job 589:
==> flow/design.v <==
module CONV(
	input			clk,               
	input			reset,             
	output reg		busy,	            
	input			ready,	            
	output reg[11:0]	iaddr,            
	input signed[19:0]	idata,            
	output reg 	     cwr,              
	output reg[11:0] 	caddr_wr,         
	output reg[19:0] 	cdata_wr,         
	output reg	 crd,               
	output reg[11:0]	caddr_rd,         
	input	[19:0]		cdata_rd,         
	output reg[2:0] 	csel              
);
parameter signed bias = 40'h0013100000;    
parameter signed K0_0 = 20'h0A89E;         
parameter signed K0_1 = 20'h092D5;         
parameter signed K0_2 = 20'h06D43;         
parameter signed K0_3 = 20'h01004;         
parameter signed K0_4 = 20'hF8F71;         
parameter signed K0_5 = 20'hF6E54;         
parameter signed K0_6 = 20'hFA6D7;         
parameter signed K0_7 = 20'hFC834;         
parameter signed K0_8 = 20'hFAC19;         
parameter IDLE       = 3'd0;    
parameter READ_CONV  = 3'd1;    
parameter WRITE_L0   = 3'd2;    
parameter DELAY1     = 3'd3;    
parameter READ_L0    = 3'd4;    
parameter WRITE_L1   = 3'd5;    
parameter DELAY2     = 3'd6;    
parameter FINISH     = 3'd7;    
reg [5:0] x, y, L1_x, L1_y;             
reg [3:0] counter_kdata, counter_kaddr;   
reg [2:0] counter_layer1;	            
reg [2:0] current_state, next_state;    
reg signed [19:0] Kernel;               
reg signed [39:0] conv_sum;             
reg signed [19:0] idata_tmp;            
wire signed [39:0] data_conv;
wire signed [19:0] conv_result;
assign data_conv = Kernel * idata_tmp;              
assign conv_result[19:0] = conv_sum[35:16] + conv_sum[15];   
always@(*) begin
	case(counter_kdata)
		4'd1: Kernel = K0_0;
		4'd2: Kernel = K0_1;
		4'd3: Kernel = K0_2;
		4'd4: Kernel = K0_3;
		4'd5: Kernel = K0_4;
		4'd6: Kernel = K0_5;
		4'd7: Kernel = K0_6;
		4'd8: Kernel = K0_7;
		4'd9: Kernel = K0_8;
		default: Kernel = 0;
	endcase
end
always@(posedge clk or posedge reset) begin
	if(reset) 
		current_state <= IDLE;
	else 
		current_state <= next_state;
end
always @(*) begin
	case (current_state)
		IDLE:       next_state = (ready) ? READ_CONV : IDLE;
		READ_CONV:  next_state = (counter_kdata == 4'd10) ? WRITE_L0 : READ_CONV;  
		WRITE_L0:   next_state = DELAY1;
		DELAY1:     next_state = (x == 6'd0 && y == 6'd0) ? READ_L0 : READ_CONV;
		READ_L0:    next_state = (counter_layer1 == 3'd4) ? WRITE_L1 : READ_L0;
		WRITE_L1:   next_state = DELAY2;
		DELAY2:     next_state = (L1_x == 6'd0 && L1_y == 6'd0) ? FINISH : READ_L0;
		FINISH:     next_state = FINISH;
		default:    next_state = IDLE;
	endcase
end
always@(posedge clk or posedge reset) begin
	if(reset) begin 
		iaddr <= 12'd0;
	end else if(current_state == READ_CONV) begin 
		case(counter_kaddr)
			4'd0: iaddr <= (y-1)*64 + x-1;
			4'd1: iaddr <= (y-1)*64 + x;
			4'd2: iaddr <= (y-1)*64 + x+1;
			4'd3: iaddr <= y*64 + x-1;
			4'd4: iaddr <= y*64 + x;		 
			4'd5: iaddr <= y*64 + x+1;		
			4'd6: iaddr <= (y+1)*64 + x-1;
			4'd7: iaddr <= (y+1)*64 + x;
			4'd8: iaddr <= (y+1)*64 + x+1;
			default: iaddr <= iaddr;
		endcase
	end
end
always@(posedge clk or posedge reset) begin
	if(reset) 
		counter_kaddr <= 4'd0;
	else if(current_state == READ_CONV) 
		counter_kaddr <= counter_kaddr + 4'd1;
	else 
		counter_kaddr <= counter_kaddr;
end
always@(posedge clk or posedge reset) begin
	if(reset) 
		idata_tmp <= 0;
	else if(current_state == READ_CONV) begin
		case(counter_kdata)
			4'd0: idata_tmp <= (x == 0 || y == 0) ? 20'd0 : idata;
			4'd1: idata_tmp <= (y == 0) ? 20'd0 : idata;
			4'd2: idata_tmp <= (x == 63 || y == 0) ? 20'd0 : idata;
			4'd3: idata_tmp <= (x == 0) ? 20'd0 : idata;
			4'd4: idata_tmp <= idata;
			4'd5: idata_tmp <= (x == 63) ? 20'd0 : idata;
			4'd6: idata_tmp <= (x == 0 || y == 63) ? 20'd0 : idata;
			4'd7: idata_tmp <= (y == 63) ? 20'd0 : idata;
			4'd8: idata_tmp <= (x == 63 || y == 63) ? 20'd0 : idata;
			default: idata_tmp <= idata_tmp;
		endcase
	end 
end
always@(posedge clk or posedge reset) begin
	if(reset) 
		conv_sum <= 40'd0;
	else if(current_state == READ_CONV) begin
		if(counter_kdata == 0) 
			conv_sum <= 40'd0;
		else if(counter_kdata == 10)     
			conv_sum <= conv_sum + bias;
		else  
			conv_sum <= conv_sum + data_conv;  
	end
end
always@(posedge clk or posedge reset) begin
	if(reset) 
		busy <= 0;
	else if(ready) 
		busy <= 1; 
	else if(current_state == FINISH) 
		busy <= 0;
end
always@(posedge clk or posedge reset) begin
	if(reset) 
		cwr <= 1'd0;
	else if(current_state == WRITE_L0 || current_state == WRITE_L1)
		cwr <= 1'd1;
	else 
		cwr <= 1'd0;
end
always@(posedge clk or posedge reset) begin
	if(reset) 
		crd <= 1'd0;
	else if(current_state == READ_L0) 
		crd <= 1'd1;
	else 
		crd <= 1'd0;
end
always@(posedge clk or posedge reset) begin
	if(reset) 
		csel <= 3'b000;
	else if(current_state == WRITE_L0) 
		csel <= 3'b001;
	else if(current_state == WRITE_L1) 
		csel <= 3'b011;
	else if(current_state == READ_L0) 
		csel <= 3'b001;
	else 
		csel <= csel;
end
always@(posedge clk or posedge reset) begin
	if(reset) 
		caddr_rd <= 12'd0;
	else if(current_state == READ_L0) begin
		case(counter_layer1)
			3'd0: caddr_rd <= L1_y*64 + L1_x;
			3'd1: caddr_rd <= L1_y*64 + L1_x+1;
			3'd2: caddr_rd <= (L1_y+1)*64 + L1_x;
			3'd3: caddr_rd <= (L1_y+1)*64 + L1_x+1;
		endcase 
	end
end
always@(posedge clk or posedge reset) begin
	if(reset) 
		caddr_wr <= 0;
	else if(current_state == WRITE_L0)  
		caddr_wr <= y * 64 + x; 
	else if(current_state == WRITE_L1)  
		caddr_wr <= (L1_y/2) * 32 + (L1_x/2);  
end
reg signed [19:0] current_max;
always@(posedge clk or posedge reset) begin
	if(reset) begin
		cdata_wr <= 20'd0;
		current_max <= 20'd0; 
	end else begin
		case(current_state)
			WRITE_L0:  
				cdata_wr <= (conv_sum[39]) ? 20'd0 : conv_result;
			READ_L0: begin				
				if(counter_layer1 == 3'd1) begin	 
					current_max <= cdata_rd; 		 
				end else begin
					current_max <= (cdata_rd > current_max) ? cdata_rd : current_max;
				end
			end
			WRITE_L1: begin
				cdata_wr <= current_max;
				current_max <= 20'h00000;  
			end
			default: begin
			end
		endcase
	end
end
always@(posedge clk or posedge reset) begin
	if(reset) begin
		x <= 6'd0; 
		y <= 6'd0;
	end else if(current_state == WRITE_L0) begin
		if(x == 6'd63) begin  
			x <= 6'd0;
			y <= y + 6'd1;
		end else begin
			x <= x + 6'd1;
		end
	end
end
always@(posedge clk or posedge reset) begin
	if(reset) begin
		L1_x <= 6'd0; 
		L1_y <= 6'd0;
	end else if(current_state == WRITE_L1) begin
		if(L1_x == 6'd62) begin
			L1_x <= 0;
			L1_y <= L1_y + 2;
		end else begin
			L1_x <= L1_x + 2;
		end
	end
end
always@(posedge clk or posedge reset) begin
	if(reset) 
		counter_kdata <= 4'd0;
	else 
		counter_kdata <= counter_kaddr;
end
always@(posedge clk or posedge reset) begin
	if(reset) 
		counter_layer1 <= 0;
	else if(current_state == READ_L0) 
		counter_layer1 <= counter_layer1 + 3'd1;
	else 
		counter_layer1 <= 0;
end
endmodule
Settings: LEC_CHECK=0, ABC_AREA=1, CAP_MARGIN=20, CORE_MARGIN=2, CORE_UTILIZATION=65, SLEW_MARGIN=20, TNS_END_PERCENT=30; clock period 4.73 ns.
run.sh (not shown) runs the stock make flow with config.mk's settings and CLKGATE_MAP_FILE=.
In job 589 the implementation ran to completion but is not tape-out ready, as the final checks report setup timing.
#### Input delta (job 5879 over job 589)
- removing ABC_AREA (formerly 1)
- removing TNS_END_PERCENT (formerly 30)
- changing CORE_UTILIZATION from 65 to 40
- changing the clock period (ns, I/O delays scaled along) from 4.73 to 8.0
[summary]
In summary, job 5879 completed successfully, with a layout that passed the timing, DRC and antenna checks.
Relative to job 589, wire length reported by the detailed router decreased by about 30% in job 5879.
Against job 589, netlist area before placement in job 5879 fell by a few percent.
Job 5879 reports its highest routed metal layer as met4 while job 589 reports met5.
Setup changes, job 5879 to job 5810
- putting CTS_CLUSTER_DIAMETER at 354 where nothing was set
- putting MAX_ROUTING_LAYER at met5 where nothing was set
- swapping 20 for 5 in CAP_MARGIN
- putting GPL_TIMING_DRIVEN at 0 where nothing was set
Findings:
- Cell count after placement came out higher on job 5810 than on job 5879.
- Per the comparison of job 5810 with job 5879, cell count rose 103, setup slack of the critical path after layout went down.
Inputs modified between job 5810 and job 218:
- an added TNS_END_PERCENT of 95
- an added GPL_ROUTABILITY_DRIVEN of 0
- a change of SLEW_MARGIN from 20 to 40
- a change of CORE_UTILIZATION from 40 to 41
- a change of MAX_ROUTING_LAYER from met5 to met4
- an added CELL_PAD_IN_SITES_DETAIL_PLACEMENT of 2
- an added CTS_CLUSTER_SIZE of 48
- an added MIN_ROUTING_LAYER of met2
- an added CORE_ASPECT_RATIO of 1.32
- a change of CTS_CLUSTER_DIAMETER from 354 to 335
- a change of CAP_MARGIN from 5 to 40
- an added ABC_AREA of 1
In the summary table, job 218 is marked failed, with error GRT-0116 raised in 5_1_grt. The floorplan core density of job 218 is higher than that of job 5810. Job 218 vs job 5810, net count entering floorplan went up by about 18%. Going from job 5810 to job 218, the yosys-reported design area after synthesis was found to have gone up by 1100 sq um. Mean instance size in the synthesized netlist went down by more than 10% going from job 5810 to job 218. Going from job 5810 to job 218, count of buffers added by post-CTS timing repair for setup grows by about 9%. Relative to job 5810, number of cell instances after yosys synthesis increased by 615 in job 218. Measured against job 218, the total half-perimeter wirelength after legalization and detailed placement of job 5810 comes out at 0.48 times the reference value. Summary of job 218 over job 5810: number of standard-cell rows in the floorplan went up by 16%; count of instances resized after the clock tree is built shows an increase of about 60%. Comparing job 218 against job 5810, there is no change at all in number of flops mapped to enable cells by yosys. Job 218: total standard cell area after synthesis is 4.3% higher than what job 5810 reported.
